## CONV
module  CONV(
	input		clk,
	input		reset,
	output	reg	busy,	
	input		ready,	
	output	reg [11:0]	iaddr,
	input	signed [19:0] idata,	
	output	 reg cwr,
	output	 reg [11:0]	caddr_wr,
	output	 reg [19:0]	cdata_wr,
	output	 reg	crd,
	output	 reg [11:0]	caddr_rd,
	input	 [19:0]	cdata_rd,
	output reg 	[2:0] 	csel
	);
	reg [11:0] image_addr;
	reg [11:0] L1_image_addr;
	reg [9:0] L1_write_addr;
	wire [11:0] L1_image_addr1;
	wire [11:0] L1_image_addr2;
	wire [11:0] L1_image_addr3;
	wire [11:0] image_addr1;
	wire [11:0] image_addr2;
	wire [11:0] image_addr3;
	wire [11:0] image_addr4;
	wire [11:0] image_addr5;
	wire [11:0] image_addr6;
	wire [11:0] image_addr7;
	wire [11:0] image_addr8;
	reg [2:0] state , next_state;
	reg [3:0] kernel_count;
	reg signed	[19:0] ker;
	reg signed [19:0] cdata_max;
	reg signed [39:0] gray_data;
	reg signed [39:0] L0_conv_data;
	wire signed [39:0] L0_round_data;
	wire signed [19:0] L0_relu_data;
	wire zero_padding;
	parameter  INIT = 3'b000 ;
	parameter  L0_READ = 3'b001 ;
	parameter  RELU = 3'b010 ;
	parameter  L0_WRITE = 3'b011 ;
	parameter  L1_INIT = 3'b100 ;
	parameter  L1_READ = 3'b101 ;
	parameter  L1_WRITE = 3'b110 ;
	parameter  FINISH = 3'b111 ;
always @(posedge clk or posedge reset) begin
	if (reset) begin
		state <= INIT;
	end
	else begin
		state <= next_state;
	end
end
always@(*)begin
    case (state)
        INIT:begin
			if(ready) next_state =  L0_READ;
            else next_state = INIT;
		end 
        L0_READ :begin
			if(kernel_count == 4'd10) next_state = RELU;
			else next_state = L0_READ;
  ...
Size in the first run: roughly 3200 cells after synthesis, ~210 flip-flops, about 110 I/O pins, about 28000 um^2 of cells after synthesis.
export LEC_CHECK = 0
export CAP_MARGIN = 30
export CELL_PAD_IN_SITES_DETAIL_PLACEMENT = 1
export CORE_ASPECT_RATIO = 0.74
export CORE_MARGIN = 2
export CORE_UTILIZATION = 35
export CTS_CLUSTER_DIAMETER = 38
export PLACE_DENSITY_LB_ADDON = 0.06
export SLEW_MARGIN = 20
export TNS_END_PERCENT = 10
create_clock -name core_clock -period 6.78 [get_ports {clk}]
run.sh (not shown) runs the stock make flow with config.mk's settings and CLKGATE_MAP_FILE=.
The baseline produced a layout that fails on negative setup slack.
Rerun with:
CAP_MARGIN = 20   (was 30)
CELL_PAD_IN_SITES_DETAIL_PLACEMENT = not set   (was 1)
CORE_ASPECT_RATIO = not set   (was 0.74)
CORE_UTILIZATION = 57   (was 35)
CTS_CLUSTER_DIAMETER = not set   (was 38)
PLACE_DENSITY_LB_ADDON = not set   (was 0.06)
TNS_END_PERCENT = not set   (was 10)
clock period = 9.25 ns   (was 6.78 ns; I/O delays follow)
The changed run finished with timing, DRC and antenna clean.
Setup slack is better by 960 ps.
Synthesized area does not change.
Clock skew is lower by 4.8 ps.
Routed wire length is lower by 15%.
Global-route usage grows by 9.0 points.
Critical path depth came out higher by 2.
Cell count went down by 12%.
Non-clock buffer count falls by 141.
Design area decreases by 8.1%.
Via count decreases by 0.75%.

========
== v20 ==
The RTL this note starts from:
==> flow/design.v <==
module  CONV(
	input		clk,
	input		reset,
	output	reg	busy,	
	input		ready,	
	output	reg [11:0]	iaddr,
	input	signed [19:0] idata,	
	output	 reg cwr,
	output	 reg [11:0]	caddr_wr,
	output	 reg [19:0]	cdata_wr,
	output	 reg	crd,
	output	 reg [11:0]	caddr_rd,
	input	 [19:0]	cdata_rd,
	output reg 	[2:0] 	csel
	);
	reg [11:0] image_addr;
	reg [11:0] L1_image_addr;
	reg [9:0] L1_write_addr;
	wire [11:0] L1_image_addr1;
	wire [11:0] L1_image_addr2;
	wire [11:0] L1_image_addr3;
	wire [11:0] image_addr1;
	wire [11:0] image_addr2;
	wire [11:0] image_addr3;
	wire [11:0] image_addr4;
	wire [11:0] image_addr5;
	wire [11:0] image_addr6;
	wire [11:0] image_addr7;
	wire [11:0] image_addr8;
	reg [2:0] state , next_state;
	reg [3:0] kernel_count;
	reg signed	[19:0] ker;
	reg signed [19:0] cdata_max;
	reg signed [39:0] gray_data;
	reg signed [39:0] L0_conv_data;
	wire signed [39:0] L0_round_data;
	wire signed [19:0] L0_relu_data;
	wire zero_padding;
	parameter  INIT = 3'b000 ;
	parameter  L0_READ = 3'b001 ;
	parameter  RELU = 3'b010 ;
	parameter  L0_WRITE = 3'b011 ;
	parameter  L1_INIT = 3'b100 ;
	parameter  L1_READ = 3'b101 ;
	parameter  L1_WRITE = 3'b110 ;
	parameter  FINISH = 3'b111 ;
always @(posedge clk or posedge reset) begin
	if (reset) begin
		state <= INIT;
	end
	else begin
		state <= next_state;
	end
end
always@(*)begin
    case (state)
        INIT:begin
			if(ready) next_state =  L0_READ;
            else next_state = INIT;
		end 
        L0_READ :begin
			if(kernel_count == 4'd10) next_state = RELU;
			else next_state = L0_READ;
		end 
		RELU :begin
			next_state = L0_WRITE;
		end 
		L0_WRITE: begin
			if(image_addr == 12'd4095) next_state = L1_INIT;
			else next_state = L0_READ;
		end
		L1_INIT: begin
			 next_state = L1_READ;
		end
		L1_READ: begin
			 if(kernel_count ==  4'd6) next_state = L1_WRITE;
			 else next_state = L1_READ;
		end
		L1_WRITE: begin
			 if(L1_write_addr == 10'd1023) next_state = FINISH;
			 else next_state = L1_READ;
		end
		FINISH: begin
			 next_state = FINISH;
		end
        default: begin
			next_state = FINISH;
		end
    endcase
end
always @(*) begin
    case (state)
        INIT: begin
                busy = 0;
				cwr =  0;
				csel = 3'b000;
				crd = 0;
        end 
        L0_READ: begin
                busy = 1;
				cwr =  0;
				csel = 3'b000;
				crd = 0; 
        end
		RELU: begin
				busy = 1;
				cwr =  0;
				csel = 3'b000;
				crd = 0;
		end
		L0_WRITE: begin
				busy = 1;
				cwr =  1;
				csel = 3'b001;
				crd = 0;
		end
		L1_INIT:begin
				busy = 1;
				cwr =  0;
				csel = 3'b000;
				crd = 0;
		end
		L1_READ:begin
				busy = 1;
				cwr =  0;
				csel = 3'b001;
				crd =  1;
		end
		L1_WRITE:begin
				busy = 1;
				cwr =  1;
				csel = 3'b011;
				crd =  0;
		end
        FINISH: begin
                busy = 0;
				cwr =  0;
				csel = 3'b000;
				crd = 0;
        end
        default: begin
                busy = 0;
				cwr =  0;
				csel = 3'b000;
				crd = 0;
		end
    endcase
end
always @(posedge clk) begin
	if(state == INIT) begin
		image_addr <= 12'b0;
	end
	else if(state == L0_WRITE ) begin
		image_addr <= image_addr + 1;
	end
end
assign image_addr1 = image_addr-12'b000001000001;
assign image_addr2 = image_addr1+12'b000000000001;
assign image_addr3 = image_addr2+12'b000000000001;
assign image_addr4 = image_addr-12'b000000000001;
assign image_addr5 = image_addr+12'b000000000001;
assign image_addr6 = image_addr+12'b000000111111;
assign image_addr7 = image_addr6+12'b000000000001;
assign image_addr8 = image_addr7+12'b000000000001;
always @(posedge clk ) begin
	case (kernel_count)
		4'd0: 	iaddr <= image_addr;
		4'd1: 	iaddr <= image_addr1;
		4'd2: 	iaddr <= image_addr2;
		4'd3:	iaddr <= image_addr3;
		4'd4:	iaddr <= image_addr4;
		4'd5:	iaddr <= image_addr5;
		4'd6:	iaddr <= image_addr6;
		4'd7:	iaddr <= image_addr7;
		4'd8:	iaddr <= image_addr8;
		default: begin
		end
	endcase
end
assign zero_padding = 	 ((image_addr[11:6] == 6'b000000) && (kernel_count==4'd2||kernel_count==4'd3||kernel_count==4'd4))
						||((image_addr[11:6] == 6'b111111) && (kernel_count==4'd7||kernel_count==4'd8||kernel_count==4'd9))
						||((image_addr[5:0] == 6'b000000) && (kernel_count==4'd2||kernel_count==4'd5||kernel_count==4'd7))
						||((image_addr[5:0]	== 6'b111111) && (kernel_count==4'd4||kernel_count==4'd6||kernel_count==4'd9));
always@(*) begin
	if(reset) begin
		ker = 20'HF8F71;
	end
	else begin
		case (kernel_count)
			4'd1:	ker = 20'HF8F71;
			4'd2:	ker = 20'H0A89E;
			4'd3:	ker = 20'H092D5;
			4'd4:	ker = 20'H06D43;
			4'd5:	ker = 20'H01004;
			4'd6:	ker = 20'HF6E54;
			4'd7:	ker = 20'HFA6D7;
			4'd8:	ker = 20'HFC834;
			4'd9:	ker = 20'HFAC19;
			default:ker = 20'H00000;
		endcase
	end
end
always @(posedge clk) begin
	if(state == INIT) begin
		gray_data <= 20'sb0;
	end
	else if(state == L0_READ ) begin
		case (kernel_count)
			4'd1: 	gray_data  <= (zero_padding)?20'sb0:idata*ker;
			4'd2: 	gray_data  <= (zero_padding)?20'sb0:idata*ker;
			4'd3:	gray_data  <= (zero_padding)?20'sb0:idata*ker;
			4'd4:	gray_data  <= (zero_padding)?20'sb0:idata*ker;
			4'd5:	gray_data  <= (zero_padding)?20'sb0:idata*ker;
			4'd6:	gray_data  <= (zero_padding)?20'sb0:idata*ker;
			4'd7:	gray_data  <= (zero_padding)?20'sb0:idata*ker;
			4'd8:	gray_data  <= (zero_padding)?20'sb0:idata*ker; 
			4'd9: 	gray_data  <= (zero_padding)?20'sb0:idata*ker;
			default: begin
				gray_data  <= 20'sb0;
			end
		endcase
	end
end
always @(posedge clk) begin
	if(state == INIT || state == RELU || state == L1_WRITE) begin
		kernel_count <= 4'b0;
	end
	else if(state == L0_READ ) begin
		kernel_count <= kernel_count + 1;
	end
	else if (state == L1_READ)begin
		kernel_count <= kernel_count + 1;
	end
end
always@(posedge clk or posedge reset) 
begin
	if(reset) begin
		L0_conv_data <= 0;
    end else if (state == L0_WRITE) begin 
        L0_conv_data <= 0;       
    end else begin 
        L0_conv_data <= L0_conv_data + gray_data;
    end
end
assign L0_round_data = (state == RELU && L0_conv_data[15] ) ? 
						(L0_conv_data+40'h0013110000):(L0_conv_data+40'h0013100000);
assign L0_relu_data =  (L0_round_data>0) ? L0_round_data[35:16] :20'b0; 
always @(posedge clk or posedge reset) begin
	if(reset)begin
		cdata_wr <= 0;
	end
	else begin
		case (state)
			INIT:		cdata_wr <= 0;
			L0_READ:	cdata_wr <= 0;
			RELU:		cdata_wr <= L0_relu_data;
			L0_WRITE:	cdata_wr <= cdata_wr;
			L1_INIT:	cdata_wr <= 0;
			L1_READ:	cdata_wr <= (kernel_count == 4'd6)?cdata_max:0;
			L1_WRITE:	cdata_wr <= 0;
			FINISH: 	cdata_wr <= 0;
			default: 	cdata_wr <= 0;
		endcase
	end
end
always @(posedge clk or posedge reset) begin
	if(reset)begin
		caddr_wr <= 0;
	end
	else begin
		case (state)
			INIT:		caddr_wr <= image_addr;
			L0_READ:	caddr_wr <= image_addr;
			RELU:		caddr_wr <= image_addr;
			L0_WRITE:	caddr_wr <= image_addr;
			L1_INIT:	caddr_wr <= L1_write_addr;
			L1_READ:	caddr_wr <= L1_write_addr;
			L1_WRITE:	caddr_wr <= L1_write_addr;
			FINISH: 	caddr_wr <= 0;
			default: 	begin
			end
		endcase
	end
end
always @(posedge clk or posedge reset) begin
	if (reset) begin
		L1_image_addr <=12'b0; 
	end
	else if(state == L1_WRITE) begin
		if(L1_image_addr[5:0] == 6'b111110)
			L1_image_addr <= L1_image_addr +12'b000001000010;
		else 
			L1_image_addr <= L1_image_addr +12'b000000000010;	
	end
end
assign L1_image_addr1 = L1_image_addr + 12'd1;
assign L1_image_addr2 = L1_image_addr + 12'd64;
assign L1_image_addr3 = L1_image_addr + 12'd65;
always @(posedge clk or posedge reset) begin
	if (reset) begin
		L1_write_addr <= 10'b0;
	end
	else if (state == L1_WRITE)begin
		L1_write_addr <= L1_write_addr +1;
	end
end
always@(posedge clk or posedge reset) begin
	if(reset) begin
		caddr_rd <= 12'b0;
	end
	else if (state == L1_READ)begin
		case (kernel_count)
			4'd1:	caddr_rd  <= L1_image_addr;
			4'd2:	caddr_rd  <= L1_image_addr1;
			4'd3:	caddr_rd  <= L1_image_addr2;
			4'd4:	caddr_rd  <= L1_image_addr3;
			default: caddr_rd <=  12'b0;
		endcase
	end
end
always@(posedge clk or posedge reset)begin
	if(reset) begin
		cdata_max <= 20'b0;
	end
	else if(state == L1_READ)begin
		case (kernel_count)
			4'd0:  	cdata_max  <= 20'b0;
			4'd1:  	cdata_max  <= 20'b0;
			4'd2:	cdata_max  <= (cdata_max >= cdata_rd)?cdata_max:cdata_rd;
			4'd3:	cdata_max  <= (cdata_max >= cdata_rd)?cdata_max:cdata_rd;
			4'd4:	cdata_max  <= (cdata_max >= cdata_rd)?cdata_max:cdata_rd;
			4'd5:	cdata_max  <= (cdata_max >= cdata_rd)?cdata_max:cdata_rd;
			default: begin
			end
		endcase
	end
end
endmodule
Settings: LEC_CHECK=0, ABC_AREA=1, CAP_MARGIN=40, CELL_PAD_IN_SITES_GLOBAL_PLACEMENT=3, CORE_ASPECT_RATIO=1.63, CORE_MARGIN=8, CORE_UTILIZATION=72, CTS_CLUSTER_SIZE=66, GPL_ROUTABILITY_DRIVEN=0, MAX_ROUTING_LAYER=met4, PLACE_DENSITY_LB_ADDON=0.0, SLEW_MARGIN=25, TNS_END_PERCENT=15; clock period 6.88 ns.
The log for v20 ends in 3_1_place_gp_skip_io with error FLW-0024, so the run never completed.
--- input diff v20..v43 ---
# v20
export LEC_CHECK = 0
export ABC_AREA = 1
export CAP_MARGIN = 40
export CELL_PAD_IN_SITES_GLOBAL_PLACEMENT = 3
export CORE_ASPECT_RATIO = 1.63
export CORE_MARGIN = 8
export CORE_UTILIZATION = 72
export CTS_CLUSTER_SIZE = 66
export GPL_ROUTABILITY_DRIVEN = 0
export MAX_ROUTING_LAYER = met4
export PLACE_DENSITY_LB_ADDON = 0.0
export SLEW_MARGIN = 25
export TNS_END_PERCENT = 15
create_clock -name core_clock -period 6.88 [get_ports {clk}]
# v43
export LEC_CHECK = 0
export CAP_MARGIN = 20
export CORE_MARGIN = 2
export CORE_UTILIZATION = 72
export PLACE_DENSITY_LB_ADDON = 0.08
export SLEW_MARGIN = 20
create_clock -name core_clock -period 6.97 [get_ports {clk}]
Findings:
Across v20 and v43, no clean finish was achieved.
v20: FLW-0024 in 3_1_place_gp_skip_io -> run aborted
Compared to v20, v43 has net count after synthesis 613 lower.
Higher count of cell types in the netlist among v20 and v43: v43
XOR/XNOR share of the synthesized area, v20 and v43: higher on v43
Core outline area: v43 vs v20 down 1500 sq um
The row count in v20 is 1.3 times that in v43.
[compare] base=v20 new=v43: die area fell by about 13%, synthesized-area fraction occupied by adder cells rose by 1.2 points.
Of v20 and v43, v20 shows the higher y dimension of the die, with v43 below it.
| die width | lower: v20 |
For the post-synthesis instance area, v43 came in 790 sq um lower than v20 did.
Here is what was changed in the inputs of v22 compared with v43.
# v43
export LEC_CHECK = 0
export CAP_MARGIN = 20
export CORE_MARGIN = 2
export CORE_UTILIZATION = 72
export PLACE_DENSITY_LB_ADDON = 0.08
export SLEW_MARGIN = 20
create_clock -name core_clock -period 6.97 [get_ports {clk}]
# v22
export LEC_CHECK = 0
export CAP_MARGIN = 20
export CORE_MARGIN = 2
export CORE_UTILIZATION = 72
export PLACE_DENSITY = 0.39
export SLEW_MARGIN = 20
create_clock -name core_clock -period 9.05 [get_ports {clk}]
## What came out
In v22, number of gates resized after cts is lower than in v43. v43 → v22: final HPWL from detailed placement down about 9%; number of placed instances with taps included moved down. As far as multiplexer area fraction after synthesis goes, v22 and v43 are indistinguishable; the numbers are identical. The run showing the greater number of buffers added for setup after CTS is v43. Number of cell instances after yosys synthesis came out exactly the same in v22 and v43. v22 completed every stage of the flow, and the final layout passed the timing, design-rule and antenna checks. Total placed instance area, v22 and v43, lower one = v22. As far as H-tree depth is concerned, v43 and v22 perform about the same.
Edits applied to the flow inputs when going from v22 to v16:
# v22
export LEC_CHECK = 0
export CAP_MARGIN = 20
export CORE_MARGIN = 2
export CORE_UTILIZATION = 72
export PLACE_DENSITY = 0.39
export SLEW_MARGIN = 20
create_clock -name core_clock -period 9.05 [get_ports {clk}]
# v16
export LEC_CHECK = 0
export CAP_MARGIN = 20
export CORE_MARGIN = 2
export CORE_UTILIZATION = 72
export PLACE_DENSITY_LB_ADDON = 0.19
export SLEW_MARGIN = 20
create_clock -name core_clock -period 7.8 [get_ports {clk}]
[summary]
v16 did not finish; the tool stopped in 5_1_grt with error ODB-0269. v22 → v16: post-synthesis sequential element count did not really move; final RePlAce weighted congestion went up; total of buffers placed on input and output ports did not really move; height of the chip did not really move; number of sinks handled by clock tree synthesis did not really move. Summary of v16 over v22: estimated wirelength of the detail-placed design up about 8%, die outline width flat, number of setup buffers added after CTS up 15, summed standard-cell area reported by yosys flat.
Modified inputs, v14 compared to v16
# v16
export LEC_CHECK = 0
export CAP_MARGIN = 20
export CORE_MARGIN = 2
export CORE_UTILIZATION = 72
export PLACE_DENSITY_LB_ADDON = 0.19
export SLEW_MARGIN = 20
create_clock -name core_clock -period 7.8 [get_ports {clk}]
# v14
export LEC_CHECK = 0
export CAP_MARGIN = 20
export CORE_MARGIN = 2
export CORE_UTILIZATION = 40
export SLEW_MARGIN = 20
create_clock -name core_clock -period 9.25 [get_ports {clk}]
--- outcome ---
Comparing v14 against v16, there is no change at all in area share of xor/xnor cells in the synthesized design. Compared with v16, v14 shows number of buffers inserted during clock tree synthesis that has gone up by a few percent. Per the comparison of v14 with v16, number of resized instances in the post-cts repair step decreased 60, cell total in the yosys stat output roughly the same, initial core utilization moved down. Going from v16 to v14, synthesized cell count closely matched the old numbers; count of buffers from port buffering roughly the same; number of cells in the design after placement +342. v16: ODB-0269 in 5_1_grt -> run aborted. The flow did not stop early for v14: all stages ran, and the layout cleared the timing, design-rule and antenna checks. Compared with v16, v14 shows a higher worst setup timing slack at the placement stage. Die size: v14 exceeds v16. v14 ends up with a number of buffers inserted to repair setup after CTS that is 15 lower than in v16.
